==> inputs of job 4655 <==
Design multiplier, start of the top module:
module multiplier (
    output Ready,
    output Valid,
    output [31:0] R,
    input [15:0] X,
    input [15:0] Y,
    input Clk,
    input Rst
);
clock: 15.0 ns
lec_check: 0
abc_area: 0
cap_margin: 20
cell_pad_in_sites_detail_placement: 0
core_margin: 2
core_utilization: 72
cts_cluster_diameter: 348
cts_cluster_size: 59
gpl_routability_driven: 0
hold_slack_margin: -0.1
max_routing_layer: met4
place_density_lb_addon: 0.0
setup_slack_margin: 2.62
slew_margin: 30
tns_end_percent: 85
run.sh (not shown) runs the stock make flow with config.mk's settings and CLKGATE_MAP_FILE=.
==> inputs of job 390, as changes to job 4655 <==
Settings changed: CAP_MARGIN 20 to 35, CORE_MARGIN 2 to 10, CORE_UTILIZATION 72 to 50, CTS_CLUSTER_DIAMETER 348 to 260, CTS_CLUSTER_SIZE 59 to 98, PLACE_DENSITY_LB_ADDON 0.0 to 0.3, SETUP_SLACK_MARGIN 2.62 to -1.5, SLEW_MARGIN 30 to 5, TNS_END_PERCENT 85 to 5.
==> comparison <==
- Job 390 ran to the end with no violations. Job 4655 died in 5_1_grt.
- Between job 390 and job 4655, the lower die area is in job 4655 (gap 74%, measured against job 4655).
- Synthesized area is the same in job 390 and job 4655.
- In synthesized cell count, job 4655 and job 390 do not differ.
==> figures <==
quantity                                                               job 4655     job 390
Run status                                               stopped before the end  no timing/DRC/antenna violations
Failing step                                                            5_1_grt           -
Std-Cell Rows                                                                45          55
Overall die area                                                     16760 um^2  29090 um^2
FP Util                                                                  74.00%      50.36%
Total placed cells including tap cells                                     1778        1873
Mean post-synth cell area                                            7.190 um^2  7.190 um^2
Count of hold-fix buffers inserted at cts                                     0           0
Instance area at placement                                           12300 um^2  12430 um^2
Post-detailed-placement half-perimeter wirelength                      31.59 mm    33.38 mm
Number of resized instances in the post-cts repair step                     109           0
Width of the chip                                                      129.5 um    170.5 um
Dpl ws                                                                0.1966 ns   0.3055 ns
Post-CTS setup buffer count                                                  45           0
Die H                                                                  129.5 um    170.5 um
Core ar.                                                             15310 um^2  22500 um^2

==> job 4770 <==
Starting RTL as in the previous note.
export LEC_CHECK = 0
export ABC_AREA = 1
export CAP_MARGIN = 5
export CORE_MARGIN = 2
export CORE_UTILIZATION = 40
export CTS_CLUSTER_DIAMETER = 382
export CTS_CLUSTER_SIZE = 35
export SLEW_MARGIN = 20
export TNS_END_PERCENT = 10
create_clock -name core_clock -period 13.0 [get_ports {Clk}]
==> job 1934 (differences from job 4770) <==
- ABC_AREA: 1 -> not set
- CAP_MARGIN: 5 -> 20
- CELL_PAD_IN_SITES_DETAIL_PLACEMENT: not set -> 2
- CORE_ASPECT_RATIO: not set -> 1.88
- CORE_UTILIZATION: 40 -> 32
- CTS_CLUSTER_DIAMETER: 382 -> not set
- CTS_CLUSTER_SIZE: 35 -> 75
- MIN_ROUTING_LAYER: not set -> met1
- SLEW_MARGIN: 20 -> 30
- TNS_END_PERCENT: 10 -> not set
==> flow/constraint.sdc (replaced) <==
create_clock -name core_clock -period 14.3 [get_ports {Clk}]
set_input_delay 2.8600 -clock core_clock [delete_from_list [all_inputs] [get_ports {Clk}]]
set_output_delay 2.8600 -clock core_clock [all_outputs]
set_load 0.01 [all_outputs]
==> summary of the runs <==
Job 1934 completed and failed the layout checks on setup timing. Job 4770 completed without violations. Between job 1934 and job 4770, the lower count of clock-buffer cells in the layout is in job 1934 (gap 1). In job 4770 the core utilization is higher than in job 1934, by 9.6 points. Sequential cell count is the same in job 1934 and job 4770. Between job 1934 and job 4770, the lower first-iteration DRC count is in job 4770 (gap about 16%, measured against job 4770). In job 1934 the critical path depth is lower than in job 4770, by 3. Between job 4770 and job 1934, the lower routed wire length is in job 4770 (gap about 50%, measured against job 1934). Of job 4770 and job 1934, job 1934 has the higher non-clock buffer count (gap 55). Between job 1934 and job 4770, the lower clock power is in job 4770 (gap about 10%, measured against job 4770). Sequential share of layout area: job 1934 is lower than job 4770 (1.2 points). In job 4770 the global-route usage is lower than in job 1934, by 6.2 points.

==> exp/violet <==
Starting RTL as in the previous note.
clock: 14.3 ns
lec_check: 0
cap_margin: 20
cell_pad_in_sites_detail_placement: 2
core_aspect_ratio: 1.88
core_margin: 2
core_utilization: 28
cts_cluster_size: 75
min_routing_layer: met1
setup_slack_margin: 0.69
slew_margin: 30
tns_end_percent: 70
==> exp/zinc (differences from exp/violet) <==
==> flow/config.mk (replaced) <==
export PLATFORM = sky130hd
export DESIGN_NAME = multiplier
export DESIGN_NICKNAME = multiplier
export VERILOG_FILES = /design/flow/design.v
export SDC_FILE = /design/flow/constraint.sdc
export NUM_CORES = 4
export LEC_CHECK = 0
export CAP_MARGIN = 20
export CORE_MARGIN = 2
export CORE_UTILIZATION = 31
export SLEW_MARGIN = 20
==> flow/constraint.sdc (replaced) <==
create_clock -name core_clock -period 12.7 [get_ports {Clk}]
set_input_delay 2.5400 -clock core_clock [delete_from_list [all_inputs] [get_ports {Clk}]]
set_output_delay 2.5400 -clock core_clock [all_outputs]
set_load 0.01 [all_outputs]
==> exp/umber (differences from exp/violet) <==
==> flow/config.mk (replaced) <==
export PLATFORM = sky130hd
export DESIGN_NAME = multiplier
export DESIGN_NICKNAME = multiplier
export VERILOG_FILES = /design/flow/design.v
export SDC_FILE = /design/flow/constraint.sdc
export NUM_CORES = 4
export LEC_CHECK = 0
export ABC_AREA = 1
export CAP_MARGIN = 20
export CORE_MARGIN = 2
export CORE_UTILIZATION = 69
export CTS_CLUSTER_DIAMETER = 288
export CTS_CLUSTER_SIZE = 99
export PLACE_DENSITY = 0.36
export SLEW_MARGIN = 20
export TNS_END_PERCENT = 10
==> flow/constraint.sdc (replaced) <==
create_clock -name core_clock -period 4.9 [get_ports {Clk}]
set_input_delay 0.9800 -clock core_clock [delete_from_list [all_inputs] [get_ports {Clk}]]
set_output_delay 0.9800 -clock core_clock [all_outputs]
set_load 0.01 [all_outputs]
==> results.json <==
{
  "status": "no timing/DRC/antenna violations",
  "p_seq_w": 0.000119,
  "grt_pass1_wl_mm": 77.16,
  "buffer_area_frac": 0.1733,
  "clock_area_frac": 0.01351,
  "clk_path_buf_depth": 2,
  "post-cts-setup-buffers": 0,
  "yosys-stat-cells": 1576,
  "required_ps": 12920,
  "place_congestion": 1.006,
  "post_synth_inst_count": 1576,
  "crit_cells": 49,
  "synthAoiAreaFrac": 0.3023,
  "cp_top_family": "adder cells",
  "top_logic_kind": "AND-OR/OR-AND gates",
  "worstSetupEndpointType": "flop",
  "fin_util": 0.3958,
  "clock_buffers": 5
}
That was exp/zinc.
==> results.json <==
{
  "place_congestion": 1.195,
  "top_cell": "inv_1",
  "post_synth_inst_count": 1344,
  "stop_stage": "4_1_cts",
  "row_count": 42,
  "yosys-stat-cells": 1344,
  "simple_gate_share": 0.1665,
  "synthAoiAreaFrac": 0.2562,
  "die-area_mm2": 0.01465,
  "stop_error": "[ERROR DPL-0038] Utilization greater than 100%, impossible to legalize",
  "status": "aborted with a tool error",
  "yosysChipArea_mm2": 0.009454,
  "syn_nets": 1570,
  "top_logic_kind": "adder cells",
  "pre_cts_ws_ps": -6603,
  "io_pins": 68
}
That was exp/umber.
==> results.json <==
{
  "edf_count": 0,
  "buffer_area_frac": 0.1451,
  "fin_ws_ps": -61.78,
  "worstSetupEndpointType": "flop",
  "clock_buffers": 5,
  "p_int_w": 0.002037,
  "cellPowerDensity_mw_per_mm2": 331.9,
  "viasPerCell": 6.717,
  "cp_top_family": "adder cells",
  "post_synth_inst_count": 1576,
  "setup_viol": 1,
  "top_usage_layer": "met2",
  "status": "failed layout checks",
  "grt_pass1_wl_mm": 110.4,
  "yosys-stat-cells": 1576,
  "synthAoiAreaFrac": 0.3023,
  "p_seq_w": 0.000106,
  "so_faults": "setup timing",
  "place_congestion": 1.048,
  "clk_path_buf_depth": 2
}
That was exp/violet.

==> inputs of job 658 <==
Starting RTL as in the previous note.
clock: 14.3 ns
lec_check: 0
cap_margin: 20
cell_pad_in_sites_detail_placement: 0
core_aspect_ratio: 1.88
core_margin: 2
core_utilization: 28
cts_cluster_size: 75
min_routing_layer: met2
setup_slack_margin: 0.69
slew_margin: 10
tns_end_percent: 70
==> job 3781 (differences from job 658) <==
==> flow/config.mk (replaced) <==
export PLATFORM = sky130hd
export DESIGN_NAME = multiplier
export DESIGN_NICKNAME = multiplier
export VERILOG_FILES = /design/flow/design.v
export SDC_FILE = /design/flow/constraint.sdc
export NUM_CORES = 4
export LEC_CHECK = 0
export CAP_MARGIN = 20
export CORE_MARGIN = 2
export CORE_UTILIZATION = 58
export SETUP_SLACK_MARGIN = 1.26
export SLEW_MARGIN = 20
export TNS_END_PERCENT = 40
==> flow/constraint.sdc (replaced) <==
create_clock -name core_clock -period 7.09 [get_ports {Clk}]
set_input_delay 1.4180 -clock core_clock [delete_from_list [all_inputs] [get_ports {Clk}]]
set_output_delay 1.4180 -clock core_clock [all_outputs]
set_load 0.01 [all_outputs]
==> job 7844 (differences from job 658) <==
==> flow/config.mk (replaced) <==
export PLATFORM = sky130hd
export DESIGN_NAME = multiplier
export DESIGN_NICKNAME = multiplier
export VERILOG_FILES = /design/flow/design.v
export SDC_FILE = /design/flow/constraint.sdc
export NUM_CORES = 4
export LEC_CHECK = 0
export CAP_MARGIN = 30
export CELL_PAD_IN_SITES_DETAIL_PLACEMENT = 2
export CORE_MARGIN = 2
export CORE_UTILIZATION = 63
export MIN_ROUTING_LAYER = met1
export PLACE_DENSITY = 0.58
export SLEW_MARGIN = 20
export TNS_END_PERCENT = 90
==> flow/constraint.sdc (replaced) <==
create_clock -name core_clock -period 8.89 [get_ports {Clk}]
set_input_delay 1.7780 -clock core_clock [delete_from_list [all_inputs] [get_ports {Clk}]]
set_output_delay 1.7780 -clock core_clock [all_outputs]
set_load 0.01 [all_outputs]
==> job 8261 (differences from job 658) <==
==> flow/config.mk (replaced) <==
export PLATFORM = sky130hd
export DESIGN_NAME = multiplier
export DESIGN_NICKNAME = multiplier
export VERILOG_FILES = /design/flow/design.v
export SDC_FILE = /design/flow/constraint.sdc
export NUM_CORES = 4
export LEC_CHECK = 0
export ABC_AREA = 1
export CAP_MARGIN = 20
export CORE_ASPECT_RATIO = 1.34
export CORE_MARGIN = 2
export CORE_UTILIZATION = 72
export CTS_CLUSTER_DIAMETER = 288
export CTS_CLUSTER_SIZE = 99
export PLACE_DENSITY = 0.86
export SLEW_MARGIN = 20
export TNS_END_PERCENT = 10
==> flow/constraint.sdc (replaced) <==
create_clock -name core_clock -period 4.9 [get_ports {Clk}]
set_input_delay 0.9800 -clock core_clock [delete_from_list [all_inputs] [get_ports {Clk}]]
set_output_delay 0.9800 -clock core_clock [all_outputs]
set_load 0.01 [all_outputs]
==> run notes <==
run metrics: status=aborted with a tool error, Adder-Cell Fraction of Synth Area=0.3224, error msg=[ERROR DPL-0038] Utilization greater than 100%, impossible to legalize, post-place setup slack=-6.482 ns, fp util=0.7356, Yosys Chip Area=9454 sq um, die area=14070 sq um, and+or+nand+nor area frac=0.1665, failing step=clock tree synthesis, Top area cell types=fa_1 18%, ha_1 14%, inv_1 10%, Syn Area/Cell=between 7 and 8 sq um
That was job 8261.
==> run notes <==
yosys + openroad results -> Slew Limit Fails=0, and+or+nand+nor area frac=0.1620, Top area cell types=fa_1 15%, ha_1 12%, a21oi_1 6.5%, die area=42180 sq um, Worst Setup SP=X[8], fp util=0.2820, status=no timing/DRC/antenna violations, Seq power=106 uW, Yosys Chip Area=11330 sq um
That was job 658.
==> run notes <==
yosys + openroad results -> PwrDens=539.2 nW/um^2, Syn Area/Cell=7.190 sq um, and+or+nand+nor area frac=0.1620, Slew Limit Fails=0, DP Cell Count=2119, Failed Checks=negative setup slack, die area=just over 20000 sq um, Hold WC Path Type=reg -> reg, fp util=0.5861, gr busiest metal=met2, status=failed layout checks, Top area cell types=fa_1 15%, ha_1 12%, a21oi_1 6.5%, CLK BUF=5, final setup fails=15, post-place setup slack=-5.302 ns, worst setup margin=-4.323 ns
That was job 3781.
==> run notes <==
run metrics: error msg=[ERROR DPL-0033] detailed placement checks failed during check placement., failing step=detailed placement, Top area cell types=fa_1 15%, ha_1 12%, a21oi_1 6.5%, die area=~19000 sq um, Adder-Cell Fraction of Synth Area=0.2707, Yosys Chip Area=11330 sq um, status=aborted with a tool error, and+or+nand+nor area frac=0.1620
That was job 7844.

==> inputs of 08-09 <==
Starting RTL as in the previous note.
Settings: LEC_CHECK=0, ABC_AREA=1, CAP_MARGIN=35, CELL_PAD_IN_SITES_DETAIL_PLACEMENT=0, CORE_MARGIN=2, CORE_UTILIZATION=50, CTS_CLUSTER_DIAMETER=260, CTS_CLUSTER_SIZE=98, GPL_ROUTABILITY_DRIVEN=0, HOLD_SLACK_MARGIN=0.24, MAX_ROUTING_LAYER=met4, PLACE_DENSITY_LB_ADDON=0.3, SLEW_MARGIN=5, TNS_END_PERCENT=5; clock period 15.0 ns.
==> 12-14: changes against 08-09 <==
==> flow/config.mk (replaced) <==
export PLATFORM = sky130hd
export DESIGN_NAME = multiplier
export DESIGN_NICKNAME = multiplier
export VERILOG_FILES = /design/flow/design.v
export SDC_FILE = /design/flow/constraint.sdc
export NUM_CORES = 4
export LEC_CHECK = 0
export ABC_AREA = 0
export CAP_MARGIN = 20
export CELL_PAD_IN_SITES_DETAIL_PLACEMENT = 0
export CORE_MARGIN = 2
export CORE_UTILIZATION = 72
export CTS_CLUSTER_DIAMETER = 359
export CTS_CLUSTER_SIZE = 59
export GPL_ROUTABILITY_DRIVEN = 0
export HOLD_SLACK_MARGIN = -0.1
export MAX_ROUTING_LAYER = met4
export PLACE_DENSITY_LB_ADDON = 0.0
export SETUP_SLACK_MARGIN = 2.7
export SLEW_MARGIN = 30
export TNS_END_PERCENT = 85
==> comparison <==
Area after synthesis: 08-09 is smaller than 12-14 (about 17%). Synthesized cell count: 08-09 is lower than 12-14 (15%). 12-14 failed in global routing, error ODB-0269. 08-09 ran to the end with no violations. Of 12-14 and 08-09, 08-09 has the higher die size (gap 16%, measured against 08-09).
==> figures <==
metric	12-14	08-09
Status	aborted with a tool error	finished clean
Stage where the flow stopped	global routing	-
Chip Width	129 um	142 um
# placed instances	1778	1621
Post-DP HPWL	31600 um	25700 um
Num rows	45	50
Mean instance size in the synthesized netlist	7.19 um2	7.03 um2
FP Util	74.0%	50.7%
Setup bufs post-CTS	45	0
Portion of synthesized cell area occupied by the leading cell type	15.2%	18.2%
Synth Instances	1576	1344
Ys cells	1576	1344
Xor+xnor area frac	6.65%	3.14%
Adder Area Share	27.1%	32.2%
Core area	0.0153 mm2	0.0186 mm2
Post-placement worst setup slack	0.197 ns	1.03 ns
Area after DPL	0.0123 mm2	0.0105 mm2
Sequential area share after synthesis	6.90%	8.27%
Vertical die size	129 um	142 um
Number of library cell types mapped by synthesis	78	55

==> run P: inputs <==
multiplier again, from the RTL that the note above started with.
clock: 9.48 ns
lec_check: 0
cap_margin: 20
cell_pad_in_sites_detail_placement: 0
core_aspect_ratio: 1.88
core_margin: 2
core_utilization: 28
cts_cluster_size: 75
min_routing_layer: met1
setup_slack_margin: 0.69
slew_margin: 10
tns_end_percent: 5
==> run F (differences from run P) <==
Settings changed: ABC_AREA from default to 1, CELL_PAD_IN_SITES_DETAIL_PLACEMENT 0 to default, CORE_ASPECT_RATIO 1.88 to default, CORE_UTILIZATION 28 to 69, CTS_CLUSTER_SIZE 75 to default, MIN_ROUTING_LAYER met1 to default, SETUP_SLACK_MARGIN 0.69 to default, SLEW_MARGIN 10 to 20, TNS_END_PERCENT 5 to default.
==> flow/constraint.sdc (replaced) <==
create_clock -name core_clock -period 8.47 [get_ports {Clk}]
set_input_delay 1.6940 -clock core_clock [delete_from_list [all_inputs] [get_ports {Clk}]]
set_output_delay 1.6940 -clock core_clock [all_outputs]
set_load 0.01 [all_outputs]
==> run Z (differences from run P) <==
Settings changed: CELL_PAD_IN_SITES_DETAIL_PLACEMENT 0 to default, CORE_ASPECT_RATIO 1.88 to default, CORE_UTILIZATION 28 to 27, CTS_CLUSTER_SIZE 75 to default, MIN_ROUTING_LAYER met1 to default, SETUP_SLACK_MARGIN 0.69 to default, SLEW_MARGIN 10 to 20, TNS_END_PERCENT 5 to default.
==> flow/constraint.sdc (replaced) <==
create_clock -name core_clock -period 14.6 [get_ports {Clk}]
set_input_delay 2.9200 -clock core_clock [delete_from_list [all_inputs] [get_ports {Clk}]]
set_output_delay 2.9200 -clock core_clock [all_outputs]
set_load 0.01 [all_outputs]
==> deck_impl_summary.md <==
Key Metrics from the Run

Setup path
  • Reg2reg start: o_0.Counter[1]

Floorplan
  • Well tap count: 539
  • Starting density of the core: 27.2%

Route
  • Met1 WL: 20.3 mm

Power
  • Comb pwr: 0.00251 W

Synth
  • Chip Area, Yosys: 11,300 sq um
  • Unique cell types: 78

Status
  • Outcome: no timing/DRC/antenna violations

Global route
  • Gr usage total: 22.6%
# the run above: run Z

==> deck_impl_summary.md <==
Run Summary

Status
  • Outcome: did not finish
  • Failed at: clock tree synthesis (4_1_cts)
  • Tool error: [ERROR DPL-0038] Utilization greater than 100%, impossible to legalize

Synth
  • Post-synth ARST share: 10.5%
  • Chip Area, Yosys: 9450 sq um
  • Unique cell types: 55
  • # Cells Yosys: 1,344

Placement
  • Cells after DPL: 1,799

Floorplan
  • Starting density of the core: 71.1%
# the run above: run F

==> deck_impl_summary.md <==
Key Metrics from the Run

Synth
  • Unique cell types: 78

Power
  • Comb pwr: 0.00520 W

Floorplan
  • Starting density of the core: 28.2%
  • Well tap count: 515

Timing
  • Worst Slack Setup Final: -2.27 ns
  • Final setup viols: 9

Route
  • Met1 WL: 20.1 mm

Status
  • Outcome: failed layout checks
  • SO Faults: setup timing

Global route
  • Gr usage total: 30.9%
# the run above: run P

Power and IR drop assume default switching activity.
